===== run.sh =====
#!/bin/bash
# the make line also repeats each setting of config.mk as NAME=value (left out here)
make -C /OpenROAD-flow-scripts/flow DESIGN_CONFIG=/design/flow/config.mk WORK_HOME=/design/flow/orfs CLKGATE_MAP_FILE= finish

===== config.mk =====
export PLATFORM = sky130hd
export DESIGN_NAME = asx_soupbintcp_itch
export DESIGN_NICKNAME = asx_soupbintcp_itch
export VERILOG_FILES = /design/flow/design.v
export SDC_FILE = /design/flow/constraint.sdc
export NUM_CORES = 4
export LEC_CHECK = 0
export CAP_MARGIN = 20
export CORE_ASPECT_RATIO = 1.05
export CORE_MARGIN = 2
export CORE_UTILIZATION = 66
export CTS_CLUSTER_SIZE = 51
export GPL_TIMING_DRIVEN = 1
export HOLD_SLACK_MARGIN = 0.27
export SETUP_SLACK_MARGIN = 0.73
export SLEW_MARGIN = 40

===== constraint.sdc =====
create_clock -name core_clock -period 2.77 [get_ports {clk}]
set_input_delay 0.5540 -clock core_clock [delete_from_list [all_inputs] [get_ports {clk}]]
set_output_delay 0.5540 -clock core_clock [all_outputs]
set_load 0.01 [all_outputs]

===== design.v =====
module tcp_parser (
    input  wire        clk,
    input  wire        rst,
    input  wire        ip_payload_valid,
    input  wire [7:0]  ip_payload_data,
    input  wire        ip_payload_start,    
    input  wire        ip_payload_end,      
    output wire [15:0] tcp_src_port,
    output wire [15:0] tcp_dst_port,
    output wire [31:0] tcp_seq_num,
    output wire [31:0] tcp_ack_num,
    output wire [3:0]  tcp_data_offset,
    output wire [7:0]  tcp_flags,
    output wire [15:0] tcp_window,
    output wire        tcp_flag_syn,
    output wire        tcp_flag_ack,
    output wire        tcp_flag_fin,
    output wire        tcp_flag_rst,
    output wire        tcp_flag_psh,
    output reg         tcp_payload_valid,
    output reg  [7:0]  tcp_payload_data,
    output reg         tcp_payload_start,
    output reg         tcp_payload_end,
    output reg         tcp_header_valid,
    output reg         tcp_parse_error
);
    localparam [2:0] IDLE         = 3'd0,
                     PARSE_HEADER = 3'd1,
                     SKIP_OPTIONS = 3'd2,
                     PAYLOAD      = 3'd3,
                     ERROR_STATE  = 3'd4;
    reg [2:0]  state;
    reg [5:0]  byte_cnt;
    reg [15:0] src_port_reg;
    reg [15:0] dst_port_reg;
    reg [31:0] seq_num_reg;
    reg [31:0] ack_num_reg;
    reg [3:0]  data_offset_reg;
    reg [7:0]  flags_reg;
    reg [15:0] window_reg;
    reg [5:0]  header_len;
    reg        header_done;
    reg        payload_active;
    always @(posedge clk) begin
        if (rst) begin
            state           <= IDLE;
            byte_cnt        <= 6'd0;
            src_port_reg    <= 16'd0;
            dst_port_reg    <= 16'd0;
            seq_num_reg     <= 32'd0;
            ack_num_reg     <= 32'd0;
            data_offset_reg <= 4'd0;
            flags_reg       <= 8'd0;
            window_reg      <= 16'd0;
            header_len      <= 6'd0;
            header_done     <= 1'b0;
            payload_active  <= 1'b0;
            tcp_header_valid  <= 1'b0;
            tcp_parse_error   <= 1'b0;
            tcp_payload_start <= 1'b0;
            tcp_payload_end   <= 1'b0;
            tcp_payload_valid <= 1'b0;
        end else begin
            tcp_header_valid  <= 1'b0;
            tcp_parse_error   <= 1'b0;
            tcp_payload_start <= 1'b0;
            tcp_payload_end   <= 1'b0;
            tcp_payload_valid <= 1'b0;
            case (state)
                IDLE: begin
                    header_done    <= 1'b0;
                    payload_active <= 1'b0;
                    if (ip_payload_start && ip_payload_valid) begin
                        src_port_reg[15:8] <= ip_payload_data;
                        byte_cnt <= 6'd1;
                        state <= PARSE_HEADER;
                    end
                end
                PARSE_HEADER: begin
                    if (ip_payload_valid) begin
                        case (byte_cnt)
                            6'd1:  src_port_reg[7:0]   <= ip_payload_data;
                            6'd2:  dst_port_reg[15:8]  <= ip_payload_data;
                            6'd3:  dst_port_reg[7:0]   <= ip_payload_data;
                            6'd4:  seq_num_reg[31:24]  <= ip_payload_data;
                            6'd5:  seq_num_reg[23:16]  <= ip_payload_data;
                            6'd6:  seq_num_reg[15:8]   <= ip_payload_data;
                            6'd7:  seq_num_reg[7:0]    <= ip_payload_data;
                            6'd8:  ack_num_reg[31:24]  <= ip_payload_data;
                            6'd9:  ack_num_reg[23:16]  <= ip_payload_data;
                            6'd10: ack_num_reg[15:8]   <= ip_payload_data;
                            6'd11: ack_num_reg[7:0]    <= ip_payload_data;
                            6'd12: begin
                                data_offset_reg <= ip_payload_data[7:4];
                                header_len <= {ip_payload_data[7:4], 2'b00};
                            end
                            6'd13: flags_reg          <= ip_payload_data;
                            6'd14: window_reg[15:8]   <= ip_payload_data;
                            6'd15: window_reg[7:0]    <= ip_payload_data;
                            6'd19: begin
                                if (header_len > 6'd20) begin
                                    state <= SKIP_OPTIONS;
                                end else begin
                                    header_done <= 1'b1;
                                    tcp_header_valid <= 1'b1;
                                    state <= PAYLOAD;
                                end
                            end
                            default: ;
                        endcase
                        byte_cnt <= byte_cnt + 6'd1;
                        if (ip_payload_end && byte_cnt < 6'd19) begin
                            tcp_parse_error <= 1'b1;
                            state <= ERROR_STATE;
                        end
                    end
                end
                SKIP_OPTIONS: begin
                    if (ip_payload_valid) begin
                        byte_cnt <= byte_cnt + 6'd1;
                        if (byte_cnt >= header_len - 6'd1) begin
                            header_done <= 1'b1;
                            tcp_header_valid <= 1'b1;
                            state <= PAYLOAD;
                        end
                        if (ip_payload_end && byte_cnt < header_len - 6'd1) begin
                            tcp_parse_error <= 1'b1;
                            state <= ERROR_STATE;
                        end
                    end
                end
                PAYLOAD: begin
                    if (ip_payload_valid) begin
                        tcp_payload_valid <= 1'b1;
                        tcp_payload_data <= ip_payload_data;
                        if (!payload_active) begin
                            tcp_payload_start <= 1'b1;
                            payload_active <= 1'b1;
                        end
                        if (ip_payload_end) begin
                            tcp_payload_end <= 1'b1;
                            payload_active <= 1'b0;
                            state <= IDLE;
                        end
                    end
                end
                ERROR_STATE: begin
                    if (ip_payload_end)
                        state <= IDLE;
                end
                default: state <= IDLE;
            endcase
            if (ip_payload_end && state != IDLE && state != PAYLOAD) begin
                tcp_parse_error <= 1'b1;
                state <= IDLE;
            end
        end
    end
    assign tcp_src_port    = src_port_reg;
    assign tcp_dst_port    = dst_port_reg;
    assign tcp_seq_num     = seq_num_reg;
    assign tcp_ack_num     = ack_num_reg;
    assign tcp_data_offset = data_offset_reg;
    assign tcp_flags       = flags_reg;
    assign tcp_window      = window_reg;
    assign tcp_flag_fin = flags_reg[0];
    assign tcp_flag_syn = flags_reg[1];
    assign tcp_flag_rst = flags_reg[2];
    assign tcp_flag_psh = flags_reg[3];
    assign tcp_flag_ack = flags_reg[4];
endmodule
module soupbintcp_handler (
    input  wire        clk,
    input  wire        rst,
    input  wire        tcp_payload_valid,
    input  wire [7:0]  tcp_payload_data,
    input  wire        tcp_payload_start,
    input  wire        tcp_payload_end,
    output reg         itch_msg_valid,
    output reg  [7:0]  itch_msg_data,
    output reg         itch_msg_start,
    output reg         itch_msg_end,
    output wire        session_active,
    output wire [63:0] session_sequence,
    output wire [7:0]  pkt_type,
    output reg         pkt_type_valid,
    output reg         pkt_heartbeat,
    output reg         pkt_login_accepted,
    output reg         pkt_login_rejected,
    output reg         pkt_end_session,
    output wire [31:0] seq_data_count,
    output wire [31:0] heartbeat_count,
    output reg         parse_error
);
    localparam [7:0] SOUP_DEBUG          = 8'h2B;   
    localparam [7:0] SOUP_LOGIN_ACCEPTED = 8'h41;   
    localparam [7:0] SOUP_HEARTBEAT      = 8'h48;   
    localparam [7:0] SOUP_LOGIN_REJECTED = 8'h4A;   
    localparam [7:0] SOUP_SEQ_DATA       = 8'h53;   
    localparam [7:0] SOUP_UNSEQ_DATA     = 8'h55;   
    localparam [7:0] SOUP_END_SESSION    = 8'h5A;   
    localparam [2:0] IDLE            = 3'd0,
                     READ_LENGTH_MSB = 3'd1,
                     READ_LENGTH_LSB = 3'd2,
                     READ_TYPE       = 3'd3,
                     READ_PAYLOAD    = 3'd4,
                     SKIP_PAYLOAD    = 3'd5,
                     ERROR_STATE     = 3'd6;
    reg [2:0]  state;
    reg [15:0] pkt_length;
    reg [7:0]  pkt_type_reg;
    reg [15:0] payload_cnt;
    reg [15:0] payload_len;      
    reg        session_active_reg;
    reg [63:0] session_seq_reg;
    reg [31:0] seq_data_cnt;
    reg [31:0] heartbeat_cnt;
    reg        is_seq_data;
    reg        first_payload;
    always @(posedge clk) begin
        if (rst) begin
            state              <= IDLE;
            pkt_length         <= 16'd0;
            pkt_type_reg       <= 8'd0;
            payload_cnt        <= 16'd0;
            payload_len        <= 16'd0;
            session_active_reg <= 1'b0;
            session_seq_reg    <= 64'd0;
            seq_data_cnt       <= 32'd0;
            heartbeat_cnt      <= 32'd0;
            is_seq_data        <= 1'b0;
            first_payload      <= 1'b0;
            itch_msg_valid     <= 1'b0;
            itch_msg_start     <= 1'b0;
            itch_msg_end       <= 1'b0;
            pkt_type_valid     <= 1'b0;
            pkt_heartbeat      <= 1'b0;
            pkt_login_accepted <= 1'b0;
            pkt_login_rejected <= 1'b0;
            pkt_end_session    <= 1'b0;
            parse_error        <= 1'b0;
        end else begin
            itch_msg_valid     <= 1'b0;
            itch_msg_start     <= 1'b0;
            itch_msg_end       <= 1'b0;
            pkt_type_valid     <= 1'b0;
            pkt_heartbeat      <= 1'b0;
            pkt_login_accepted <= 1'b0;
            pkt_login_rejected <= 1'b0;
            pkt_end_session    <= 1'b0;
            parse_error        <= 1'b0;
            case (state)
                IDLE: begin
                    is_seq_data   <= 1'b0;
                    first_payload <= 1'b0;
                    if (tcp_payload_start && tcp_payload_valid) begin
                        pkt_length[15:8] <= tcp_payload_data;
                        state <= READ_LENGTH_LSB;
                    end else if (tcp_payload_valid) begin
                        pkt_length[15:8] <= tcp_payload_data;
                        state <= READ_LENGTH_LSB;
                    end
                end
                READ_LENGTH_MSB: begin
                    if (tcp_payload_valid) begin
                        pkt_length[15:8] <= tcp_payload_data;
                        state <= READ_LENGTH_LSB;
                    end
                end
                READ_LENGTH_LSB: begin
                    if (tcp_payload_valid) begin
                        pkt_length[7:0] <= tcp_payload_data;
                        state <= READ_TYPE;
                    end
                end
                READ_TYPE: begin
                    if (tcp_payload_valid) begin
                        pkt_type_reg <= tcp_payload_data;
                        pkt_type_valid <= 1'b1;
                        payload_len <= pkt_length - 16'd1;
                        payload_cnt <= 16'd0;
                        case (tcp_payload_data)
                            SOUP_HEARTBEAT: begin
                                pkt_heartbeat <= 1'b1;
                                heartbeat_cnt <= heartbeat_cnt + 32'd1;
                                state <= IDLE;
                            end
                            SOUP_LOGIN_ACCEPTED: begin
                                pkt_login_accepted <= 1'b1;
                                session_active_reg <= 1'b1;
                                if (pkt_length > 16'd1) state <= SKIP_PAYLOAD;
                                else                    state <= IDLE;
                            end
                            SOUP_LOGIN_REJECTED: begin
                                pkt_login_rejected <= 1'b1;
                                session_active_reg <= 1'b0;
                                if (pkt_length > 16'd1) state <= SKIP_PAYLOAD;
                                else                    state <= IDLE;
                            end
                            SOUP_END_SESSION: begin
                                pkt_end_session <= 1'b1;
                                session_active_reg <= 1'b0;
                                state <= IDLE;
                            end
                            SOUP_SEQ_DATA: begin
                                is_seq_data <= 1'b1;
                                first_payload <= 1'b1;
                                seq_data_cnt <= seq_data_cnt + 32'd1;
                                session_seq_reg <= session_seq_reg + 64'd1;
                                if (pkt_length > 16'd1) state <= READ_PAYLOAD;
                                else                    state <= IDLE;
                            end
                            SOUP_UNSEQ_DATA: begin
                                if (pkt_length > 16'd1) state <= SKIP_PAYLOAD;
                                else                    state <= IDLE;
                            end
                            SOUP_DEBUG: begin
                                if (pkt_length > 16'd1) state <= SKIP_PAYLOAD;
                                else                    state <= IDLE;
                            end
                            default: begin
                                parse_error <= 1'b1;
                                if (pkt_length > 16'd1) state <= SKIP_PAYLOAD;
                                else                    state <= IDLE;
                            end
                        endcase
                    end
                end
                READ_PAYLOAD: begin
                    if (tcp_payload_valid) begin
                        itch_msg_valid <= 1'b1;
                        itch_msg_data <= tcp_payload_data;
                        if (first_payload) begin
                            itch_msg_start <= 1'b1;
                            first_payload <= 1'b0;
                        end
                        payload_cnt <= payload_cnt + 16'd1;
                        if (payload_cnt >= payload_len - 16'd1) begin
                            itch_msg_end <= 1'b1;
                            state <= IDLE;
                        end
                        if (tcp_payload_end) begin
                            if (payload_cnt < payload_len - 16'd1)
                                itch_msg_end <= 1'b1;
                            state <= IDLE;
                        end
                    end
                end
                SKIP_PAYLOAD: begin
                    if (tcp_payload_valid) begin
                        payload_cnt <= payload_cnt + 16'd1;
                        if (payload_cnt >= payload_len - 16'd1)
                            state <= IDLE;
                        if (tcp_payload_end)
                            state <= IDLE;
                    end
                end
                ERROR_STATE: begin
                    if (tcp_payload_end)
                        state <= IDLE;
                end
                default: state <= IDLE;
            endcase
            if (tcp_payload_end && state != IDLE) begin
                if (state == READ_PAYLOAD && is_seq_data)
                    itch_msg_end <= 1'b1;
                state <= IDLE;
            end
        end
    end
    assign session_active   = session_active_reg;
    assign session_sequence = session_seq_reg;
    assign pkt_type         = pkt_type_reg;
    assign seq_data_count   = seq_data_cnt;
    assign heartbeat_count  = heartbeat_cnt;
endmodule
module asx_itch_parser (
    input  wire        clk,
    input  wire        rst,
    input  wire        itch_msg_valid,
    input  wire [7:0]  itch_msg_data,
    input  wire        itch_msg_start,
    input  wire        itch_msg_end,
    output reg         msg_valid,
    output wire [7:0]  msg_type,
    output reg         msg_error,
    output wire [31:0] timestamp,
    output wire [63:0] order_id,
    output wire [31:0] orderbook_id,
    output wire        side,
    output reg         add_order_valid,
    output reg         add_order_start,
    output wire [63:0] quantity,
    output wire [31:0] price,
    output wire [15:0] order_attributes,
    output reg         order_executed_valid,
    output wire [63:0] exec_quantity,
    output wire [63:0] match_id,
    output wire [31:0] combo_group_id,
    output reg         order_cancel_valid,
    output wire [63:0] cancel_quantity,
    output reg         order_delete_valid,
    output reg         order_replace_valid,
    output wire [63:0] new_order_id,
    output wire [63:0] new_quantity,
    output wire [31:0] new_price,
    output reg         directory_valid,
    output wire [63:0] symbol,
    output wire [95:0] isin,
    output wire [7:0]  price_decimals,
    output wire [31:0] round_lot_size,
    output reg         system_event_valid,
    output wire [7:0]  event_code,
    output wire [31:0] total_messages,
    output wire [31:0] parse_errors
);
    localparam [2:0] IDLE        = 3'd0,
                     READ_TYPE   = 3'd1,
                     COUNT_BYTES = 3'd2,
                     COMPLETE    = 3'd3,
                     ERROR_STATE = 3'd4;
    localparam [7:0] ASX_MSG_TIMESTAMP         = 8'h54;   
    localparam [7:0] ASX_MSG_SYSTEM_EVENT      = 8'h53;   
    localparam [7:0] ASX_MSG_ORDER_BOOK_DIR    = 8'h52;   
    localparam [7:0] ASX_MSG_COMBINATION_LEG   = 8'h4D;   
    localparam [7:0] ASX_MSG_TICK_SIZE         = 8'h4C;   
    localparam [7:0] ASX_MSG_ORDER_BOOK_STATE  = 8'h4F;   
    localparam [7:0] ASX_MSG_ADD_ORDER         = 8'h41;   
    localparam [7:0] ASX_MSG_ADD_ORDER_ATTRIB  = 8'h46;   
    localparam [7:0] ASX_MSG_ORDER_EXECUTED    = 8'h45;   
    localparam [7:0] ASX_MSG_ORDER_EXEC_PRICE  = 8'h43;   
    localparam [7:0] ASX_MSG_ORDER_CANCEL      = 8'h58;   
    localparam [7:0] ASX_MSG_ORDER_DELETE      = 8'h44;   
    localparam [7:0] ASX_MSG_ORDER_REPLACE     = 8'h55;   
    localparam [7:0] ASX_MSG_TRADE             = 8'h50;   
    localparam [7:0] ASX_MSG_CROSS_TRADE       = 8'h51;   
    localparam [7:0] ASX_MSG_BROKEN_TRADE      = 8'h42;   
    function [7:0] get_asx_msg_length;
        input [7:0] t;
        begin
            case (t)
                ASX_MSG_TIMESTAMP:        get_asx_msg_length = 8'd5;
                ASX_MSG_SYSTEM_EVENT:     get_asx_msg_length = 8'd6;
                ASX_MSG_ORDER_BOOK_DIR:   get_asx_msg_length = 8'd57;
                ASX_MSG_COMBINATION_LEG:  get_asx_msg_length = 8'd21;
                ASX_MSG_TICK_SIZE:        get_asx_msg_length = 8'd22;
                ASX_MSG_ORDER_BOOK_STATE: get_asx_msg_length = 8'd10;
                ASX_MSG_ADD_ORDER:        get_asx_msg_length = 8'd39;
                ASX_MSG_ADD_ORDER_ATTRIB: get_asx_msg_length = 8'd40;
                ASX_MSG_ORDER_EXECUTED:   get_asx_msg_length = 8'd31;
                ASX_MSG_ORDER_EXEC_PRICE: get_asx_msg_length = 8'd40;
                ASX_MSG_ORDER_CANCEL:     get_asx_msg_length = 8'd19;
                ASX_MSG_ORDER_DELETE:     get_asx_msg_length = 8'd15;
                ASX_MSG_ORDER_REPLACE:    get_asx_msg_length = 8'd45;
                ASX_MSG_TRADE:            get_asx_msg_length = 8'd37;
                ASX_MSG_CROSS_TRADE:      get_asx_msg_length = 8'd41;
                ASX_MSG_BROKEN_TRADE:     get_asx_msg_length = 8'd15;
                default:                  get_asx_msg_length = 8'd0;
            endcase
        end
    endfunction
    reg [2:0]  state;
    reg [7:0]  current_msg_type;
    reg [7:0]  expected_length;
    reg [7:0]  byte_counter;
    reg [31:0] timestamp_reg;
    reg [63:0] order_id_reg;
    reg [31:0] orderbook_id_reg;
    reg        side_reg;
    reg [63:0] quantity_reg;
    reg [31:0] price_reg;
    reg [15:0] order_attributes_reg;
    reg [63:0] exec_quantity_reg;
    reg [7:0]  event_code_reg;
    reg [31:0] msg_counter;
    reg [31:0] error_counter;
    wire [7:0] new_len = get_asx_msg_length(itch_msg_data);
    wire [8:0] byte_counter_p1 = {1'b0, byte_counter} + 9'd1;
    wire       last_byte       = byte_counter_p1 >= {1'b0, expected_length};
    always @(posedge clk) begin
        if (rst) begin
            state                <= IDLE;
            current_msg_type     <= 8'd0;
            expected_length      <= 8'd0;
            byte_counter         <= 8'd0;
            msg_counter          <= 32'd0;
            error_counter        <= 32'd0;
            msg_valid            <= 1'b0;
            msg_error            <= 1'b0;
            add_order_valid      <= 1'b0;
            add_order_start      <= 1'b0;
            order_executed_valid <= 1'b0;
            order_cancel_valid   <= 1'b0;
            order_delete_valid   <= 1'b0;
            order_replace_valid  <= 1'b0;
            directory_valid      <= 1'b0;
            system_event_valid   <= 1'b0;
        end else begin
            msg_valid            <= 1'b0;
            msg_error            <= 1'b0;
            add_order_valid      <= 1'b0;
            add_order_start      <= 1'b0;
            order_executed_valid <= 1'b0;
            order_cancel_valid   <= 1'b0;
            order_delete_valid   <= 1'b0;
            order_replace_valid  <= 1'b0;
            directory_valid      <= 1'b0;
            system_event_valid   <= 1'b0;
            case (state)
                IDLE: begin
                    if (itch_msg_start && itch_msg_valid) begin
                        current_msg_type <= itch_msg_data;
                        expected_length  <= new_len;
                        byte_counter     <= 8'd1;
                        if (itch_msg_data == ASX_MSG_ADD_ORDER)
                            add_order_start <= 1'b1;
                        if (new_len == 8'd0)
                            state <= ERROR_STATE;
                        else
                            state <= COUNT_BYTES;
                    end
                end
                READ_TYPE: begin
                    state <= IDLE;
                end
                COUNT_BYTES: begin
                    if (itch_msg_valid) begin
                        if (current_msg_type == ASX_MSG_ADD_ORDER) begin
                            case (byte_counter)
                            8'd1: timestamp_reg[31:24] <= itch_msg_data;
                            8'd2: timestamp_reg[23:16] <= itch_msg_data;
                            8'd3: timestamp_reg[15:8] <= itch_msg_data;
                            8'd4: timestamp_reg[7:0] <= itch_msg_data;
                            8'd5: order_id_reg[63:56] <= itch_msg_data;
                            8'd6: order_id_reg[55:48] <= itch_msg_data;
                            8'd7: order_id_reg[47:40] <= itch_msg_data;
                            8'd8: order_id_reg[39:32] <= itch_msg_data;
                            8'd9: order_id_reg[31:24] <= itch_msg_data;
                            8'd10: order_id_reg[23:16] <= itch_msg_data;
                            8'd11: order_id_reg[15:8] <= itch_msg_data;
                            8'd12: order_id_reg[7:0] <= itch_msg_data;
                            8'd13: orderbook_id_reg[31:24] <= itch_msg_data;
                            8'd14: orderbook_id_reg[23:16] <= itch_msg_data;
                            8'd15: orderbook_id_reg[15:8] <= itch_msg_data;
                            8'd16: orderbook_id_reg[7:0] <= itch_msg_data;
                            8'd17: side_reg <= (itch_msg_data == 8'h42);
                            8'd18: quantity_reg[63:56] <= itch_msg_data;
                            8'd19: quantity_reg[55:48] <= itch_msg_data;
                            8'd20: quantity_reg[47:40] <= itch_msg_data;
                            8'd21: quantity_reg[39:32] <= itch_msg_data;
                            8'd22: quantity_reg[31:24] <= itch_msg_data;
                            8'd23: quantity_reg[23:16] <= itch_msg_data;
                            8'd24: quantity_reg[15:8] <= itch_msg_data;
                            8'd25: quantity_reg[7:0] <= itch_msg_data;
                            8'd26: price_reg[31:24] <= itch_msg_data;
                            8'd27: price_reg[23:16] <= itch_msg_data;
                            8'd28: price_reg[15:8] <= itch_msg_data;
                            8'd29: price_reg[7:0] <= itch_msg_data;
                            8'd30: order_attributes_reg[15:8] <= itch_msg_data;
                            8'd31: order_attributes_reg[7:0] <= itch_msg_data;
                            default: ;
                            endcase
                        end else if (current_msg_type == ASX_MSG_ORDER_EXECUTED) begin
                            case (byte_counter)
                            8'd1: timestamp_reg[31:24] <= itch_msg_data;
                            8'd2: timestamp_reg[23:16] <= itch_msg_data;
                            8'd3: timestamp_reg[15:8] <= itch_msg_data;
                            8'd4: timestamp_reg[7:0] <= itch_msg_data;
                            8'd5: order_id_reg[63:56] <= itch_msg_data;
                            8'd6: order_id_reg[55:48] <= itch_msg_data;
                            8'd7: order_id_reg[47:40] <= itch_msg_data;
                            8'd8: order_id_reg[39:32] <= itch_msg_data;
                            8'd9: order_id_reg[31:24] <= itch_msg_data;
                            8'd10: order_id_reg[23:16] <= itch_msg_data;
                            8'd11: order_id_reg[15:8] <= itch_msg_data;
                            8'd12: order_id_reg[7:0] <= itch_msg_data;
                            8'd13: orderbook_id_reg[31:24] <= itch_msg_data;
                            8'd14: orderbook_id_reg[23:16] <= itch_msg_data;
                            8'd15: orderbook_id_reg[15:8] <= itch_msg_data;
                            8'd16: orderbook_id_reg[7:0] <= itch_msg_data;
                            8'd17: side_reg <= (itch_msg_data == 8'h42);
                            8'd18: exec_quantity_reg[63:56] <= itch_msg_data;
                            8'd19: exec_quantity_reg[55:48] <= itch_msg_data;
                            8'd20: exec_quantity_reg[47:40] <= itch_msg_data;
                            8'd21: exec_quantity_reg[39:32] <= itch_msg_data;
                            8'd22: exec_quantity_reg[31:24] <= itch_msg_data;
                            8'd23: exec_quantity_reg[23:16] <= itch_msg_data;
                            8'd24: exec_quantity_reg[15:8] <= itch_msg_data;
                            8'd25: exec_quantity_reg[7:0] <= itch_msg_data;
                            default: ;
                            endcase
                        end else if (current_msg_type == ASX_MSG_ORDER_DELETE) begin
                            case (byte_counter)
                            8'd1: timestamp_reg[31:24] <= itch_msg_data;
                            8'd2: timestamp_reg[23:16] <= itch_msg_data;
                            8'd3: timestamp_reg[15:8] <= itch_msg_data;
                            8'd4: timestamp_reg[7:0] <= itch_msg_data;
                            8'd5: order_id_reg[63:56] <= itch_msg_data;
                            8'd6: order_id_reg[55:48] <= itch_msg_data;
                            8'd7: order_id_reg[47:40] <= itch_msg_data;
                            8'd8: order_id_reg[39:32] <= itch_msg_data;
                            8'd9: order_id_reg[31:24] <= itch_msg_data;
                            8'd10: order_id_reg[23:16] <= itch_msg_data;
                            8'd11: order_id_reg[15:8] <= itch_msg_data;
                            8'd12: order_id_reg[7:0] <= itch_msg_data;
                            8'd13: orderbook_id_reg[31:24] <= itch_msg_data;
                            8'd14: orderbook_id_reg[23:16] <= itch_msg_data;
                            default: ;
                            endcase
                        end else if (current_msg_type == ASX_MSG_SYSTEM_EVENT) begin
                            case (byte_counter)
                            8'd1: timestamp_reg[31:24] <= itch_msg_data;
                            8'd2: timestamp_reg[23:16] <= itch_msg_data;
                            8'd3: timestamp_reg[15:8] <= itch_msg_data;
                            8'd4: timestamp_reg[7:0] <= itch_msg_data;
                            8'd5: event_code_reg <= itch_msg_data;
                            default: ;
                            endcase
                        end
                        if (last_byte)
                            state <= COMPLETE;
                        byte_counter <= byte_counter + 8'd1;
                        if (itch_msg_end) begin
                            if (!last_byte)
                                state <= ERROR_STATE;
                            else
                                state <= COMPLETE;
                        end
                    end
                end
                COMPLETE: begin
                    msg_counter <= msg_counter + 32'd1;
                    msg_valid <= 1'b1;
                    case (current_msg_type)
                        ASX_MSG_ADD_ORDER:      add_order_valid <= 1'b1;
                        ASX_MSG_ORDER_EXECUTED: order_executed_valid <= 1'b1;
                        ASX_MSG_ORDER_CANCEL:   order_cancel_valid <= 1'b1;
                        ASX_MSG_ORDER_DELETE:   order_delete_valid <= 1'b1;
                        ASX_MSG_ORDER_REPLACE:  order_replace_valid <= 1'b1;
                        ASX_MSG_ORDER_BOOK_DIR: directory_valid <= 1'b1;
                        ASX_MSG_SYSTEM_EVENT:   system_event_valid <= 1'b1;
                        default: ;
                    endcase
                    state <= IDLE;
                end
                ERROR_STATE: begin
                    msg_error <= 1'b1;
                    error_counter <= error_counter + 32'd1;
                    state <= IDLE;
                end
                default: state <= IDLE;
            endcase
        end
    end
    assign msg_type         = current_msg_type;
    assign timestamp        = timestamp_reg;
    assign order_id         = order_id_reg;
    assign orderbook_id     = orderbook_id_reg;
    assign side             = side_reg;
    assign quantity         = quantity_reg;
    assign price            = price_reg;
    assign order_attributes = order_attributes_reg;
    assign exec_quantity    = exec_quantity_reg;
    assign match_id         = 64'd0;
    assign combo_group_id   = 32'd0;
    assign cancel_quantity  = 64'd0;
    assign new_order_id     = 64'd0;
    assign new_quantity     = 64'd0;
    assign new_price        = 32'd0;
    assign symbol           = 64'd0;
    assign isin             = 96'd0;
    assign price_decimals   = 8'd0;
    assign round_lot_size   = 32'd0;
    assign event_code       = event_code_reg;
    assign total_messages   = msg_counter;
    assign parse_errors     = error_counter;
endmodule
module asx_soupbintcp_itch (
    input  wire        clk,
    input  wire        rst,
    input  wire        ip_payload_valid,
    input  wire [7:0]  ip_payload_data,
    input  wire        ip_payload_start,
    input  wire        ip_payload_end,
    output wire [15:0] tcp_src_port,
    output wire [15:0] tcp_dst_port,
    output wire [31:0] tcp_seq_num,
    output wire [31:0] tcp_ack_num,
    output wire [3:0] tcp_data_offset,
    output wire [7:0] tcp_flags,
    output wire [15:0] tcp_window,
    output wire tcp_flag_syn,
    output wire tcp_flag_ack,
    output wire tcp_flag_fin,
    output wire tcp_flag_rst,
    output wire tcp_flag_psh,
    output wire tcp_header_valid,
    output wire tcp_parse_error,
    output wire session_active,
    output wire [63:0] session_sequence,
    output wire [7:0] pkt_type,
    output wire pkt_type_valid,
    output wire pkt_heartbeat,
    output wire pkt_login_accepted,
    output wire pkt_login_rejected,
    output wire pkt_end_session,
    output wire [31:0] seq_data_count,
    output wire [31:0] heartbeat_count,
    output wire parse_error,
    output wire msg_valid,
    output wire [7:0] msg_type,
    output wire msg_error,
    output wire [31:0] timestamp,
    output wire [63:0] order_id,
    output wire [31:0] orderbook_id,
    output wire side,
    output wire add_order_valid,
    output wire add_order_start,
    output wire [63:0] quantity,
    output wire [31:0] price,
    output wire [15:0] order_attributes,
    output wire order_executed_valid,
    output wire [63:0] exec_quantity,
    output wire order_cancel_valid,
    output wire order_delete_valid,
    output wire order_replace_valid,
    output wire directory_valid,
    output wire system_event_valid,
    output wire [7:0] event_code,
    output wire [31:0] total_messages,
    output wire [31:0] parse_errors
);
    wire       tcp_payload_valid;
    wire [7:0] tcp_payload_data;
    wire       tcp_payload_start;
    wire       tcp_payload_end;
    wire       itch_tcp_valid;
    wire [7:0] itch_tcp_data;
    wire       itch_tcp_start;
    wire       itch_tcp_end;
    wire [63:0] unused_match_id;
    wire [31:0] unused_combo_group_id;
    wire [63:0] unused_cancel_quantity;
    wire [63:0] unused_new_order_id;
    wire [63:0] unused_new_quantity;
    wire [31:0] unused_new_price;
    wire [63:0] unused_symbol;
    wire [95:0] unused_isin;
    wire [7:0] unused_price_decimals;
    wire [31:0] unused_round_lot_size;
    tcp_parser tcp_parser_inst (
        .clk               (clk),
        .rst               (rst),
        .ip_payload_valid  (ip_payload_valid),
        .ip_payload_data   (ip_payload_data),
        .ip_payload_start  (ip_payload_start),
        .ip_payload_end    (ip_payload_end),
        .tcp_src_port      (tcp_src_port),
        .tcp_dst_port      (tcp_dst_port),
        .tcp_seq_num       (tcp_seq_num),
        .tcp_ack_num       (tcp_ack_num),
        .tcp_data_offset   (tcp_data_offset),
        .tcp_flags         (tcp_flags),
        .tcp_window        (tcp_window),
        .tcp_flag_syn      (tcp_flag_syn),
        .tcp_flag_ack      (tcp_flag_ack),
        .tcp_flag_fin      (tcp_flag_fin),
        .tcp_flag_rst      (tcp_flag_rst),
        .tcp_flag_psh      (tcp_flag_psh),
        .tcp_header_valid  (tcp_header_valid),
        .tcp_parse_error   (tcp_parse_error),
        .tcp_payload_valid (tcp_payload_valid),
        .tcp_payload_data  (tcp_payload_data),
        .tcp_payload_start (tcp_payload_start),
        .tcp_payload_end   (tcp_payload_end)
    );
    soupbintcp_handler soupbintcp_inst (
        .clk                (clk),
        .rst                (rst),
        .tcp_payload_valid  (tcp_payload_valid),
        .tcp_payload_data   (tcp_payload_data),
        .tcp_payload_start  (tcp_payload_start),
        .tcp_payload_end    (tcp_payload_end),
        .itch_msg_valid     (itch_tcp_valid),
        .itch_msg_data      (itch_tcp_data),
        .itch_msg_start     (itch_tcp_start),
        .itch_msg_end       (itch_tcp_end),
        .session_active     (session_active),
        .session_sequence   (session_sequence),
        .pkt_type           (pkt_type),
        .pkt_type_valid     (pkt_type_valid),
        .pkt_heartbeat      (pkt_heartbeat),
        .pkt_login_accepted (pkt_login_accepted),
        .pkt_login_rejected (pkt_login_rejected),
        .pkt_end_session    (pkt_end_session),
        .seq_data_count     (seq_data_count),
        .heartbeat_count    (heartbeat_count),
        .parse_error        (parse_error)
    );
    asx_itch_parser asx_itch_inst (
        .clk                  (clk),
        .rst                  (rst),
        .itch_msg_valid       (itch_tcp_valid),
        .itch_msg_data        (itch_tcp_data),
        .itch_msg_start       (itch_tcp_start),
        .itch_msg_end         (itch_tcp_end),
        .msg_valid            (msg_valid),
        .msg_type             (msg_type),
        .msg_error            (msg_error),
        .timestamp            (timestamp),
        .order_id             (order_id),
        .orderbook_id         (orderbook_id),
        .side                 (side),
        .add_order_valid      (add_order_valid),
        .add_order_start      (add_order_start),
        .quantity             (quantity),
        .price                (price),
        .order_attributes     (order_attributes),
        .order_executed_valid (order_executed_valid),
        .exec_quantity        (exec_quantity),
        .order_cancel_valid   (order_cancel_valid),
        .order_delete_valid   (order_delete_valid),
        .order_replace_valid  (order_replace_valid),
        .directory_valid      (directory_valid),
        .system_event_valid   (system_event_valid),
        .event_code           (event_code),
        .total_messages       (total_messages),
        .parse_errors         (parse_errors),
        .match_id             (unused_match_id),
        .combo_group_id       (unused_combo_group_id),
        .cancel_quantity      (unused_cancel_quantity),
        .new_order_id         (unused_new_order_id),
        .new_quantity         (unused_new_quantity),
        .new_price            (unused_new_price),
        .symbol               (unused_symbol),
        .isin                 (unused_isin),
        .price_decimals       (unused_price_decimals),
        .round_lot_size       (unused_round_lot_size)
    );
endmodule

==> flow_summary.json, run 1 <==
{
  "status": "did not finish",
  "stop_stage": "global routing",
  "error_line": "[ERROR GRT-0232] Routing congestion too high. Check the congestion heatmap in the GUI.",
  "core_area_um2": 44400,
  "yosys-top-cells-count": "dfxtp_1, nor2_1, edfxtp_1",
  "place_congestion": 0.941,
  "netlist-cell-type-count": 69,
  "yosysWarningCount": 3,
  "avgSynthCellArea_um2": 10.8,
  "track_usage_pct": 80.7,
  "async_reset_ff_share_pct": 0,
  "synthSimpleGateAreaFrac_pct": 18.4,
  "port_buffers": 681,
  "synthXorXnorAreaFrac_pct": 5.79,
  "top_cells_by_area": "edfxtp_1, dfxtp_1, nor2_1, nand2_1, xnor2_1",
  "fp-row-count": 79,
  "chipArea_um2": 46600,
  "muxShareOfSynthArea_pct": 2.04,
  "die_width_um": 211,
  "syn_area_um2": 29700,
  "cts_buffer_depth": 3,
  "ff_type": "dfxtp_1",
  "cts_root_buf": "clkbuf_16",
  "yosysChipArea_um2": 29700,
  "cts-buffers-inserted": 73,
  "cts_hold_buf": 0,
  "top_cell_area_share_pct": 33.3,
  "fp_util_pct": 66.8,
  "yosys-stat-cells": 2751,
  "fp_nets": 2809,
  "ys.flops": 765,
  "grt.overflow.total": 47,
  "cts.sinks": 765,
  "top_area_cell": "edfxtp_1",
  "edf_count": 329,
  "ctsHtreeMaxLevel": 3,
  "synth_cells": 2751,
  "synth.most_common_cell": "dfxtp_1",
  "synth_seq_share_pct": 62.7,
  "die_h_um": 221,
  "fa_ha_area_share_pct": 1.90,
  "dp_cells": 3949,
  "logic_family": "simple AND/OR/NAND/NOR gates",
  "compound_area_share_pct": 6.40,
  "ios": 682,
  "post-dp-hpwl_mm": 72.8
}
-- routing by layer --
metal  GRT overflow  GRT usage, %
met1              2          79.4
met2             11          94.5
met3              3          66.9
met4             31          85.8
met5              0          35.8
-- through the flow --
stage / setup WS [ns] / instance area [um^2]
floorplan: 0.187 / 30600
global placement: 0.0758 / 38200
detailed placement: -0.0714 / 38200
CTS: -0.139 / 42300
-- what timing repair did --
item	4_1_cts
cloned	5
buffers inserted	72
setup endpoints to repair	1112
pin swaps	88
endpoints found under the hold margin	0
gates resized	235
==> inputs of run 2 (changes only) <==
- CORE_ASPECT_RATIO: 1.05 -> 1.54
- CORE_UTILIZATION: 66 -> 58
- CTS_CLUSTER_SIZE: 51 -> not set
- HOLD_SLACK_MARGIN: 0.27 -> not set
- SETUP_SLACK_MARGIN: 0.73 -> 0.51
- SLEW_MARGIN: 40 -> 10
- clock period: 2.77 -> 2.01 ns (I/O delays scaled with it)
==> flow_summary.json, run 2 <==
{
  "ff_type": "dfxtp_1",
  "port_buffers": 681,
  "cts.sinks": 765,
  "core_area_um2": 50400,
  "postPlaceCellArea_um2": 40400,
  "fp_util_pct": 58.8,
  "error_line": "[ERROR GRT-0232] Routing congestion too high. Check the congestion heatmap in the GUI.",
  "die_width_um": 186,
  "synthSimpleGateAreaFrac_pct": 18.4,
  "muxShareOfSynthArea_pct": 2.04,
  "fp-row-count": 102,
  "syn_area_um2": 29700,
  "synth_seq_share_pct": 62.7,
  "top_cells_by_area": "edfxtp_1, dfxtp_1, nor2_1, nand2_1, xnor2_1",
  "yosys-stat-cells": 2751,
  "top_cell_area_share_pct": 33.3,
  "stop_stage": "global routing",
  "fp_nets": 2809,
  "yosys-top-cells-count": "dfxtp_1, nor2_1, edfxtp_1",
  "chipArea_um2": 53000,
  "async_reset_ff_share_pct": 0,
  "netlist-cell-type-count": 69,
  "status": "did not finish",
  "cts_root_buf": "clkbuf_16",
  "grt.overflow.total": 12,
  "ys.flops": 765,
  "edf_count": 329,
  "synthXorXnorAreaFrac_pct": 5.79,
  "top_area_cell": "edfxtp_1",
  "logic_family": "simple AND/OR/NAND/NOR gates",
  "avgSynthCellArea_um2": 10.8,
  "fa_ha_area_share_pct": 1.90,
  "cts_buffer_depth": 3,
  "synth_cells": 2751,
  "track_usage_pct": 70.2,
  "cts-buffers-inserted": 69,
  "cts_hold_buf": 0,
  "ctsHtreeMaxLevel": 3,
  "yosysWarningCount": 3,
  "yosysChipArea_um2": 29700,
  "compound_area_share_pct": 6.40,
  "place_congestion": 0.919,
  "ios": 682,
  "die_h_um": 285,
  "synth.most_common_cell": "dfxtp_1",
  "post-dp-hpwl_mm": 71.8
}
==> run 2: per-layer routing <==
metal,track usage [%],overflow
met4,74.4,7
met3,51.7,1
met2,89.1,4
met5,14.8,0
met1,68.2,0
==> run 2: repair_timing <==
item                                    4_1_cts
buffers inserted                            123
gates cloned                                  7
pin swaps                                    95
gates resized                              1469
endpoints found under the setup margin     1336
==> run 2: through the flow <==
stage	worst slack [ns]	util, %	std cells	setup TNS (ns)
floorplan	-0.573	-	2751	-68.57
global placement	-0.792	80.1	4259	-111.28
detailed placement	-0.818	80.1	4259	-140.50
CTS	-0.771	90.1	4515	-90.65
==> inputs of run 3 (changes only) <==
- ABC_AREA: not set -> 1
- CORE_ASPECT_RATIO: 1.54 -> not set
- CORE_UTILIZATION: 58 -> 72
- CTS_CLUSTER_DIAMETER: not set -> 397
- CTS_CLUSTER_SIZE: not set -> 99
- GPL_TIMING_DRIVEN: 1 -> not set
- SETUP_SLACK_MARGIN: 0.51 -> 0.26
- SLEW_MARGIN: 10 -> 20
- clock period: 2.01 -> 1.25 ns (I/O delays scaled with it)
==> flow_summary.json, run 3 <==
{
  "die_h_um": 215,
  "muxShareOfSynthArea_pct": 0,
  "yosysWarningCount": 3,
  "compound_area_share_pct": 9.85,
  "top_cell_area_share_pct": 30.9,
  "fa_ha_area_share_pct": 1.76,
  "avgSynthCellArea_um2": 8.95,
  "synth_seq_share_pct": 58.3,
  "fp_util_pct": 72.5,
  "status": "did not finish",
  "async_reset_ff_share_pct": 0,
  "place_congestion": 1.03,
  "syn_area_um2": 31900,
  "synth_cells": 3567,
  "top_cells_by_area": "edfxtp_1, dfxtp_1, nand2_1, inv_1, nor2_1",
  "error_line": "[ERROR DPL-0038] Utilization greater than 100%, impossible to legalize",
  "top_area_cell": "edfxtp_1",
  "port_buffers": 681,
  "synth.most_common_cell": "nand2_1",
  "synthSimpleGateAreaFrac_pct": 21.0,
  "yosys-stat-cells": 3567,
  "edf_count": 329,
  "logic_family": "simple AND/OR/NAND/NOR gates",
  "stop_stage": "detailed placement",
  "yosys-top-cells-count": "nand2_1, dfxtp_1, inv_1",
  "die_width_um": 215,
  "ios": 682,
  "yosysChipArea_um2": 31900,
  "synthXorXnorAreaFrac_pct": 2.61,
  "chipArea_um2": 46100,
  "ys.flops": 765,
  "ff_type": "dfxtp_1",
  "fp-row-count": 77,
  "core_area_um2": 44000,
  "fp_nets": 3625,
  "netlist-cell-type-count": 57
}
## run 3: through the flow
stage | instance area (um^2) | hold WS [ns] | setup TNS (ns) | std cells | total power [uW]
2_1_floorplan | 33900 | 0.349 | -288.31 | 3567 | 28700
3_3_place_gp | 47700 | 0.430 | -347.76 | 5580 | 30200
==> inputs of run 4 (changes only) <==
- ABC_AREA: 1 -> not set
- CORE_ASPECT_RATIO: not set -> 1.54
- CORE_UTILIZATION: 72 -> 66
- CTS_CLUSTER_DIAMETER: 397 -> not set
- CTS_CLUSTER_SIZE: 99 -> not set
- GPL_TIMING_DRIVEN: not set -> 1
- SETUP_SLACK_MARGIN: 0.26 -> not set
- SLEW_MARGIN: 20 -> 10
- clock period: 1.25 -> 2.78 ns (I/O delays scaled with it)
==> flow_summary.json, run 4 <==
{
  "fin_hold_ws_ns": 0.432,
  "reg2reg_depth": 11,
  "clock_latency_ns": 0.62,
  "power.leakage_uw": 0.0139,
  "fin_util_pct": 90.5,
  "ff_type": "dfxtp_1",
  "synthSimpleGateAreaFrac_pct": 18.4,
  "fp_util_pct": 66.7,
  "yosys-top-cells-count": "dfxtp_1, nor2_1, edfxtp_1",
  "drtAntennaViolNets": 0,
  "grt_setup_unrepaired": "true",
  "synth_cells": 2751,
  "die_width_um": 175,
  "track_usage_pct": 47.3,
  "clkPwrFrac_pct": 44.9,
  "pre_cts_ws_ns": -0.122,
  "switching_power_uw": 4760,
  "ios": 682,
  "slew_violations": 0,
  "fp_nets": 2809,
  "routed_wl_mm": 113,
  "largestPowerGroup": "sequential cells",
  "final_area_um2": 40200,
  "core_area_um2": 44400,
  "tritoncts": "built",
  "yosysWarningCount": 3,
  "port_buffers": 681,
  "crit_chain": "or4_4, or3_4, nor4_4, xnor2_1, ha_1, o21ai_1, o21ai_1, a22o_1, a41oi_2, nand2_1, o22ai_1",
  "cpPeakStageDelay_ns": 0.56,
  "endpoint": "soupbintcp_inst.state[0]",
  "pwr-share-comb_pct": 1.7,
  "comb-power_uw": 381,
  "path_buffers": 0,
  "required_ns": 3.31,
  "p_seq_uw": 11700,
  "logic_family": "simple AND/OR/NAND/NOR gates",
  "holdPathEnd": "asx_itch_inst.state[2]",
  "hold_class": "in -> reg",
  "r2r_end": "soupbintcp_inst.state[0]",
  "internal_power_uw": 17100,
  "violations": "setup timing",
  "nNetsFinal": 3560,
  "start_kind": "flop",
  "post_drt_via_cell_ratio": 6.50,
  "clkSlewWorstSetupHoldPaths_ns": 0.07,
  "muxShareOfSynthArea_pct": 2.04,
  "synth_seq_share_pct": 62.7,
  "seqPwrFrac_pct": 53.3,
  "crit_family": "simple AND/OR/NAND/NOR gates",
  "hold_path_depth": 3,
  "hold_start": "rst",
  "top_cells_by_area": "edfxtp_1, dfxtp_1, nor2_1, nand2_1, xnor2_1",
  "diodes": 0,
  "powerClk_uw": 9820,
  "finalClockSkew_ns": 0.0319,
  "top_cell_area_share_pct": 33.3,
  "tightest_slew_ns": 1.26,
  "compound_area_share_pct": 6.40,
  "critPathMaxFanout": 3,
  "worst-path-stages": 11,
  "grt.overflow.total": 0,
  "grt_pass1_vias": 26700,
  "fin_ws_ns": -0.161,
  "synthXorXnorAreaFrac_pct": 5.79,
  "drt_iter0_drc": 3533,
  "r2r_setup_slack_ns": -0.16,
  "cts.sinks": 765,
  "firstDrtPassIters": 8,
  "cts_buffer_depth": 3,
  "setup_violations": 96,
  "slew_headroom_pct": 16.0,
  "switching_share_pct": 21.7,
  "postPlaceCellArea_um2": 37800,
  "max-vdd-ir-drop_mv": 0.553,
  "path_common_cell": "o21ai_1",
  "edf_count": 329,
  "netlist-cell-type-count": 69,
  "antenna_found_initial": 0,
  "cts-buffers-inserted": 67,
  "chipArea_um2": 46700,
  "fa_ha_area_share_pct": 1.90,
  "ctsHtreeMaxLevel": 3,
  "drc": 0,
  "yosysChipArea_um2": 29700,
  "warning_count": 41,
  "power_per_cell_area_nw_per_um2": 544,
  "num_vias": 26900,
  "cp-startpoint": "soupbintcp_inst.payload_len[6]",
  "die_h_um": 267,
  "synth.most_common_cell": "dfxtp_1",
  "wire_per_inst_um": 27.4,
  "critPathArrivalTime_ns": 3.47,
  "finalHoldViolCount": 0,
  "grt_pass1_wl_mm": 167,
  "syn_area_um2": 29700,
  "grt_max_degree": 264,
  "fp-row-count": 96,
  "avgSynthCellArea_um2": 10.8,
  "top_area_cell": "edfxtp_1",
  "yosys-stat-cells": 2751,
  "ys.flops": 765,
  "r2r-start": "soupbintcp_inst.payload_len[6]",
  "async_reset_ff_share_pct": 0,
  "min_period_over_period_pct": 106,
  "end_kind": "flop",
  "max_freq_ghz": 0.340,
  "cts_root_buf": "clkbuf_16",
  "period_minus_slack_ns": 2.94,
  "syn2layout_area_growth_pct": 35.6,
  "cp_slowest_cell": "or4_4",
  "worstSetupPathType": "reg -> reg",
  "status": "failed layout checks",
  "maxCapViolations": 0,
  "post-dp-hpwl_mm": 70.2,
  "place_congestion": 0.940
}
==> run 4: layer usage <==
| metal | vias to the layer above | track usage (%) | part of all wire [%] |
|---|---|---|---|
| met1 | 12700 | 49.4 | 30 |
| met4 | 0 | 34.2 | 9.5 |
| met3 | 712 | 16.5 | 13 |
| met5 | - | 0.321 | 0 |
| li1 | 11200 | - | - |
| met2 | 2323 | 79.1 | 48 |
==> run 4: what timing repair did <==
action	CTS	global route
buffers inserted	0	2
endpoints found under the setup margin	179	202
hold buffers	0	0
pin swaps	0	3
gates resized	28	26
==> run 4: final cells by class <==
cell class | count | area (um^2)
clock buffers | 89 | 1830
fillers | 1828 | 4220
multi-input cells | 1779 | 10500
inverters | 68 | 255
repair buffers | 821 | 7930
well taps | 588 | 736
flip-flops and latches | 765 | 18600
clock inverters | 33 | 403
==> run 4: through the flow <==
stage / cells / TNS [ns] / power [uW]
2_1_floorplan: 2751 / -4.61 / 12100
3_3_place_gp: 4019 / -0.369 / 12300
3_5_place_dp: 4019 / -0.260 / 12300
4_1_cts: 4141 / -0.0968 / 21700
5_1_grt: 4143 / -1.49 / 22200
6_report: 4143 / -3.29 / 21900
==> inputs of run 5 (changes only) <==
- CAP_MARGIN: 20 -> 5
- CORE_ASPECT_RATIO: 1.54 -> 0.99
- CORE_UTILIZATION: 66 -> 69
- CTS_CLUSTER_DIAMETER: not set -> 356
- CTS_CLUSTER_SIZE: not set -> 32
- HOLD_SLACK_MARGIN: not set -> 0.29
- SLEW_MARGIN: 10 -> 20
- clock period: 2.78 -> 2.7 ns (I/O delays scaled with it)
==> flow_summary.json, run 5 <==
{
  "avgSynthCellArea_um2": 10.8,
  "fp_nets": 2809,
  "ys.flops": 765,
  "top_area_cell": "edfxtp_1",
  "place_congestion": 0.948,
  "netlist-cell-type-count": 69,
  "yosys-stat-cells": 2751,
  "pre_cts_ws_ns": -0.478,
  "synthSimpleGateAreaFrac_pct": 18.4,
  "post-dp-hpwl_mm": 75.3,
  "chipArea_um2": 44700,
  "synth_seq_share_pct": 62.7,
  "fa_ha_area_share_pct": 1.90,
  "async_reset_ff_share_pct": 0,
  "status": "did not finish",
  "syn_area_um2": 29700,
  "synth_cells": 2751,
  "port_buffers": 681,
  "core_area_um2": 42400,
  "top_cell_area_share_pct": 33.3,
  "yosysChipArea_um2": 29700,
  "logic_family": "simple AND/OR/NAND/NOR gates",
  "ios": 682,
  "ff_type": "dfxtp_1",
  "top_cells_by_area": "edfxtp_1, dfxtp_1, nor2_1, nand2_1, xnor2_1",
  "fp-row-count": 75,
  "stop_stage": "clock tree synthesis",
  "fp_util_pct": 69.9,
  "die_width_um": 212,
  "muxShareOfSynthArea_pct": 2.04,
  "yosys-top-cells-count": "dfxtp_1, nor2_1, edfxtp_1",
  "yosysWarningCount": 3,
  "synthXorXnorAreaFrac_pct": 5.79,
  "synth.most_common_cell": "dfxtp_1",
  "edf_count": 329,
  "die_h_um": 210,
  "error_line": "[ERROR DPL-0033] detailed placement checks failed during check placement.",
  "compound_area_share_pct": 6.40
}
## run 5: metrics by stage
| step | area [um^2] | hold WS (ns) | power [uW] | std cells | utilization, % |
|---|---|---|---|---|---|
| floorplan | 29700 | 0.424 | 12500 | 2751 | - |
| global placement | 37800 | 0.442 | 12600 | 4015 | 89.1 |
| detailed placement | 37800 | 0.450 | 12600 | 4015 | 89.1 |
==> inputs of run 6 (changes only) <==
- CAP_MARGIN: 5 -> 20
- CORE_ASPECT_RATIO: 0.99 -> not set
- CORE_UTILIZATION: 69 -> 40
- CTS_CLUSTER_DIAMETER: 356 -> not set
- CTS_CLUSTER_SIZE: 32 -> not set
- GPL_TIMING_DRIVEN: 1 -> not set
- HOLD_SLACK_MARGIN: 0.29 -> not set
- SETUP_SLACK_MARGIN: not set -> 1.06
- clock period: 2.7 -> 3.63 ns (I/O delays scaled with it)
==> flow_summary.json, run 6 <==
{
  "status": "complete, no violations",
  "port_buffers": 681,
  "logic_family": "simple AND/OR/NAND/NOR gates",
  "p_seq_uw": 8940,
  "ys.flops": 765,
  "switching_power_uw": 3760,
  "path_common_cell": "o21ai_2",
  "grt.overflow.total": 0,
  "cpPeakStageDelay_ns": 0.54,
  "finalHoldViolCount": 0,
  "cts-buffers-inserted": 80,
  "hold_path_depth": 2,
  "tritoncts": "built",
  "yosys-top-cells-count": "dfxtp_1, nor2_1, edfxtp_1",
  "cts_hold_buf": 0,
  "period_minus_slack_ns": 2.89,
  "worst-path-stages": 11,
  "path_buffers": 0,
  "final.fill_count": 6093,
  "post-dp-hpwl_mm": 68.7,
  "postPlaceCellArea_um2": 37700,
  "min_period_over_period_pct": 79.5,
  "drtAntennaViolNets": 0,
  "seqPwrFrac_pct": 50.9,
  "warning_count": 41,
  "yosys-stat-cells": 2751,
  "track_usage_pct": 25.0,
  "top_cells_by_area": "edfxtp_1, dfxtp_1, nor2_1, nand2_1, xnor2_1",
  "syn2layout_area_growth_pct": 39.7,
  "start_kind": "flop",
  "avgSynthCellArea_um2": 10.8,
  "pwr-share-comb_pct": 1.5,
  "power_per_cell_area_nw_per_um2": 424,
  "worstSetupPathType": "reg -> reg",
  "r2r_setup_slack_ns": 0.74,
  "drc": 0,
  "slew_violations": 0,
  "die_h_um": 276,
  "muxShareOfSynthArea_pct": 2.04,
  "endpoint": "soupbintcp_inst.state[0]",
  "wire_per_inst_um": 21.7,
  "cts_buffer_depth": 3,
  "firstDrtPassIters": 7,
  "ios": 682,
  "cp_slowest_cell": "or4_4",
  "grt_setup_unrepaired": "true",
  "setup_violations": 0,
  "comb-power_uw": 271,
  "tightest_slew_ns": 1.14,
  "crit_family": "simple AND/OR/NAND/NOR gates",
  "slew_headroom_pct": 23.8,
  "max_freq_ghz": 0.346,
  "edf_count": 329,
  "synthXorXnorAreaFrac_pct": 5.79,
  "finalClockSkew_ns": 0.0197,
  "fp_nets": 2809,
  "powerClk_uw": 8340,
  "fa_ha_area_share_pct": 1.90,
  "routed_wl_mm": 97.8,
  "ctsHtreeMaxLevel": 3,
  "reg2reg_depth": 11,
  "post_drt_via_cell_ratio": 5.24,
  "synth.most_common_cell": "dfxtp_1",
  "grt_pass1_vias": 23200,
  "required_ns": 4.18,
  "top_area_cell": "edfxtp_1",
  "max-vdd-ir-drop_mv": 0.283,
  "clkSlewWorstSetupHoldPaths_ns": 0.06,
  "antenna_found_initial": 0,
  "async_reset_ff_share_pct": 0,
  "top_cell_area_share_pct": 33.3,
  "crit_chain": "or4_4, or3_4, nor4_4, xnor2_1, ha_2, o21ai_2, o21ai_2, a22o_1, a41oi_4, nand2_2, o22ai_2",
  "yosysWarningCount": 3,
  "cts_root_buf": "clkbuf_16",
  "holdPathEnd": "tcp_parser_inst.ack_num_reg[15]",
  "die_width_um": 276,
  "maxCapViolations": 0,
  "switching_share_pct": 21.4,
  "clkPwrFrac_pct": 47.5,
  "final_cells": 4503,
  "synthSimpleGateAreaFrac_pct": 18.4,
  "power.leakage_uw": 0.0143,
  "synth_cells": 2751,
  "tns_ns": 0,
  "hold_class": "in -> reg",
  "num_vias": 23600,
  "diodes": 0,
  "ff_type": "dfxtp_1",
  "internal_power_uw": 13800,
  "largestPowerGroup": "sequential cells",
  "r2r_end": "soupbintcp_inst.state[0]",
  "hold_start": "rst",
  "yosysChipArea_um2": 29700,
  "compound_area_share_pct": 6.40,
  "chipArea_um2": 76300,
  "final_area_um2": 41400,
  "syn_area_um2": 29700,
  "end_kind": "flop",
  "cp-startpoint": "soupbintcp_inst.payload_len[6]",
  "place_congestion": 0.899,
  "clock_latency_ns": 0.64,
  "fp-row-count": 99,
  "nNetsFinal": 3537,
  "critPathArrivalTime_ns": 3.44,
  "r2r-start": "soupbintcp_inst.payload_len[6]",
  "dp_cells": 4309,
  "grt_pass1_wl_mm": 147,
  "drt_iter0_drc": 1624,
  "power_uw": 17600,
  "critPathMaxFanout": 3,
  "synth_seq_share_pct": 62.7,
  "cts.sinks": 765,
  "fp_util_pct": 40.5,
  "core_area_um2": 73200,
  "grt_max_degree": 214,
  "netlist-cell-type-count": 69
}
-- run 6: per-layer routing --
| metal | vias up | share of wire [%] | GRT usage (%) |
|---|---|---|---|
| li1 | 11200 | - | - |
| met1 | 11500 | 39 | 28.8 |
| met2 | 814 | 49 | 43.6 |
| met3 | 139 | 8.9 | 8.82 |
| met4 | 0 | 2.8 | 7.59 |
| met5 | - | 0 | 0 |
-- run 6: final cells by class --
cell class	instances	area, um^2	area share [%]
multi-input cells	1781	10900	26.4
well taps	959	1200	2.90
repair buffers	783	7700	18.6
clock inverters	39	454	1.10
flip-flops and latches	765	18600	45.0
inverters	68	255	0.616
clock buffers	108	2260	5.46
-- run 6: per-stage QoR --
| stage | setup WS (ns) | util [%] | hold WS [ns] |
|---|---|---|---|
| after floorplan | 1.04 | - | 0.424 |
| after global placement | 0.434 | 51.5 | 0.441 |
| after detailed placement | 0.377 | 51.5 | 0.449 |
| after CTS | 0.735 | 56.3 | 0.274 |
| after global routing | 0.577 | 56.6 | 0.302 |
| final | 0.743 | 56.6 | 0.311 |
-- run 6: timing repair --
item,4_1_cts,5_1_grt
gates resized,99,34
cloned,4,0
buffers inserted,35,8
pin swaps,41,9
endpoints found under the setup margin,294,266
==> inputs of run 7 (changes only) <==
- CORE_UTILIZATION: 40 -> 55
- SETUP_SLACK_MARGIN: 1.06 -> not set
- clock period: 3.63 -> 4.04 ns (I/O delays scaled with it)
==> flow_summary.json, run 7 <==
{
  "status": "complete, no violations",
  "synthSimpleGateAreaFrac_pct": 18.4,
  "yosysChipArea_um2": 29700,
  "nNetsFinal": 3469,
  "die_h_um": 236,
  "max_freq_ghz": 0.290,
  "post_drt_via_cell_ratio": 5.72,
  "start_kind": "flop",
  "finalClockSkew_ns": 0.0241,
  "synth_cells": 2751,
  "hold_start": "tcp_parser_inst.seq_num_reg[6]",
  "core_area_um2": 53600,
  "setup_violations": 0,
  "drtAntennaViolNets": 0,
  "avgSynthCellArea_um2": 10.8,
  "fp-row-count": 85,
  "switching_share_pct": 20.7,
  "critPathArrivalTime_ns": 3.97,
  "max-vdd-ir-drop_mv": 0.373,
  "power.leakage_uw": 0.0136,
  "synth_seq_share_pct": 62.7,
  "yosysWarningCount": 3,
  "yosys-stat-cells": 2751,
  "ios": 682,
  "grtUsageMet2_pct": 57.1,
  "period_minus_slack_ns": 3.44,
  "chipArea_um2": 55800,
  "compound_area_share_pct": 6.40,
  "drt_iter0_drc": 1898,
  "holdPathEnd": "tcp_parser_inst.seq_num_reg[6]",
  "ys.flops": 765,
  "reg2reg_depth": 6,
  "use_met1_pct": 38.6,
  "grt_max_degree": 219,
  "grtUsageMet3_pct": 9.90,
  "wire_per_inst_um": 22.7,
  "clock_latency_ns": 0.63,
  "edf_count": 329,
  "critPathMaxFanout": 21,
  "place_congestion": 0.916,
  "routed_wl_mm": 94.7,
  "drc": 0,
  "tightest_slew_ns": 1.13,
  "cts.sinks": 765,
  "hold_path_depth": 2,
  "r2r_end": "soupbintcp_inst.session_seq_reg[49]",
  "netlist-cell-type-count": 69,
  "end_kind": "flop",
  "postPlaceCellArea_um2": 37100,
  "port_buffers": 681,
  "syn_area_um2": 29700,
  "slew_headroom_pct": 24.6,
  "crit_chain": "or3b_1, nor4_4, nand2_1, or4_1, or4_1, a21oi_1",
  "endpoint": "soupbintcp_inst.session_seq_reg[49]",
  "cts_buffer_depth": 3,
  "ctsHtreeMaxLevel": 3,
  "cp_slowest_cell": "or4_1",
  "top_cell_area_share_pct": 33.3,
  "fin_hold_ws_ns": 0.457,
  "async_reset_ff_share_pct": 0,
  "largestPowerGroup": "sequential cells",
  "firstDrtPassIters": 6,
  "logic_family": "simple AND/OR/NAND/NOR gates",
  "min_period_over_period_pct": 85.2,
  "yosys-top-cells-count": "dfxtp_1, nor2_1, edfxtp_1",
  "ff_type": "dfxtp_1",
  "required_ns": 4.57,
  "finalHoldViolCount": 0,
  "grt_setup_unrepaired": "false",
  "switching_power_uw": 3220,
  "track_usage_pct": 33.0,
  "worst-path-stages": 6,
  "num_vias": 23800,
  "die_width_um": 236,
  "internal_power_uw": 12300,
  "tns_ns": 0,
  "path_buffers": 0,
  "clkSlewWorstSetupHoldPaths_ns": 0.06,
  "slew_violations": 0,
  "maxCapViolations": 0,
  "fa_ha_area_share_pct": 1.90,
  "cts_hold_buf": 0,
  "hold_class": "reg -> reg",
  "r2r-start": "tcp_parser_inst.tcp_payload_data[7]",
  "seqPwrFrac_pct": 51.6,
  "clkPwrFrac_pct": 46.9,
  "r2r_setup_slack_ns": 0.60,
  "crit_family": "simple AND/OR/NAND/NOR gates",
  "post-cts-setup-buffer-count": 0,
  "grt-busiest-layer": "met2",
  "synth.most_common_cell": "dfxtp_1",
  "path_common_cell": "or4_1",
  "powerClk_uw": 7290,
  "pwr-share-comb_pct": 1.5,
  "grt_pass1_vias": 22800,
  "p_seq_uw": 8030,
  "syn2layout_area_growth_pct": 34.0,
  "cts_resized": 0,
  "cts-buffers-inserted": 76,
  "power_per_cell_area_nw_per_um2": 392,
  "synthXorXnorAreaFrac_pct": 5.79,
  "top_cells_by_area": "edfxtp_1, dfxtp_1, nor2_1, nand2_1, xnor2_1",
  "cpPeakStageDelay_ns": 0.76,
  "grt_pass1_wl_mm": 141,
  "tritoncts": "built",
  "cts_root_buf": "clkbuf_16",
  "final_area_um2": 39700,
  "warning_count": 37,
  "fp_util_pct": 55.3,
  "worstSetupPathType": "reg -> reg",
  "top_area_cell": "edfxtp_1",
  "muxShareOfSynthArea_pct": 2.04,
  "grt.overflow.total": 0,
  "antenna_found_initial": 2,
  "fp_nets": 2809,
  "post-dp-hpwl_mm": 67.7,
  "cp-startpoint": "tcp_parser_inst.tcp_payload_data[7]",
  "comb-power_uw": 237
}
run 7: stage by stage:
stage          setup WS (ns)  total power, uW  util, %  std cells
6_report               0.597            15600     74.1       4170
4_1_cts                0.593            15600     74.1       4166
3_3_place_gp           0.701             8430     69.2       4027
2_1_floorplan           1.20             8350        -       2751
3_5_place_dp           0.588             8440     69.2       4027
5_1_grt                0.385            16000     74.1       4170
run 7: cell type report:
| class | count | area, um^2 |
|---|---|---|
| Sequential cell | 765 | 18600 |
| Timing Repair Buffer | 721 | 7150 |
| Tap cell | 696 | 871 |
| Clock buffer | 100 | 2090 |
| Multi-Input combinational cell | 1779 | 10300 |
| Clock inverter | 39 | 498 |
| Fill cell | 3720 | 13900 |
| Inverter | 68 | 255 |
| Antenna cell | 2 | 5.00 |
run 7: per-layer routing:
layer	vias up	part of all wire (%)	wire, um
li1	11000	-	-
met5	-	0	0
met1	11600	37	35100
met2	1022	50	47200
met4	0	3.8	3550
met3	191	9.2	8740
==> inputs of run 8 (changes only) <==
- ABC_AREA: not set -> 1
- CORE_ASPECT_RATIO: not set -> 1.54
- CORE_UTILIZATION: 55 -> 72
- GPL_TIMING_DRIVEN: not set -> 1
- MAX_ROUTING_LAYER: not set -> met4
- PLACE_DENSITY_LB_ADDON: not set -> 0.18
- SETUP_SLACK_MARGIN: not set -> 0.41
- SLEW_MARGIN: 20 -> 40
- clock period: 4.04 -> 3.36 ns (I/O delays scaled with it)
==> flow_summary.json, run 8 <==
{
  "die_width_um": 174,
  "die_h_um": 265,
  "top_area_cell": "edfxtp_1",
  "fa_ha_area_share_pct": 1.76,
  "muxShareOfSynthArea_pct": 0,
  "chipArea_um2": 46100,
  "cts_root_buf": "clkbuf_16",
  "synthXorXnorAreaFrac_pct": 2.61,
  "synth_cells": 3567,
  "fp_nets": 3625,
  "track_usage_pct": 90.1,
  "yosys-top-cells-count": "nand2_1, dfxtp_1, inv_1",
  "grt.overflow.total": 944,
  "avgSynthCellArea_um2": 8.95,
  "cts_buffer_depth": 3,
  "edf_count": 329,
  "top_cells_by_area": "edfxtp_1, dfxtp_1, nand2_1, inv_1, nor2_1",
  "yosys-stat-cells": 3567,
  "syn_area_um2": 31900,
  "yosysWarningCount": 3,
  "ios": 682,
  "compound_area_share_pct": 9.85,
  "top_cell_area_share_pct": 30.9,
  "status": "did not finish",
  "synth_seq_share_pct": 58.3,
  "synthSimpleGateAreaFrac_pct": 21.0,
  "netlist-cell-type-count": 57,
  "core_area_um2": 43700,
  "async_reset_ff_share_pct": 0,
  "ff_type": "dfxtp_1",
  "port_buffers": 681,
  "ctsHtreeMaxLevel": 3,
  "place_congestion": 1.11,
  "cts_hold_buf": 0,
  "fp-row-count": 95,
  "cts.sinks": 765,
  "post-dp-hpwl_mm": 88.9,
  "synth.most_common_cell": "nand2_1",
  "logic_family": "simple AND/OR/NAND/NOR gates",
  "fp_util_pct": 73.0,
  "ys.flops": 765,
  "cts-buffers-inserted": 66,
  "yosysChipArea_um2": 31900,
  "stop_stage": "global routing",
  "error_line": "[ERROR GRT-0116] Global routing finished with congestion. Check the congestion regions in the DRC Viewer."
}
## run 8: metrics by stage
stage / power [uW] / instances / instance area (um^2) / utilization [%] / setup slack [ns]
2_1_floorplan: 10500 / 3567 / 31900 / - / 0.768
3_3_place_gp: 10800 / 4787 / 39500 / 90.3 / 0.524
3_5_place_dp: 10800 / 4787 / 39500 / 90.3 / 0.0452
4_1_cts: 18800 / 4922 / 42000 / 95.9 / 0.411
## run 8: routing by layer
layer,GRT overflow,GRT usage (%)
met1,29,83.7
met2,598,105
met3,38,75.0
met4,279,97.6
met5,-,-
## run 8: what timing repair did
item	in CTS
pin swaps	9
setup buffers	14
gates cloned	0
setup endpoints to repair	159
resized	36
Power is estimated from default activity; no workload was simulated.
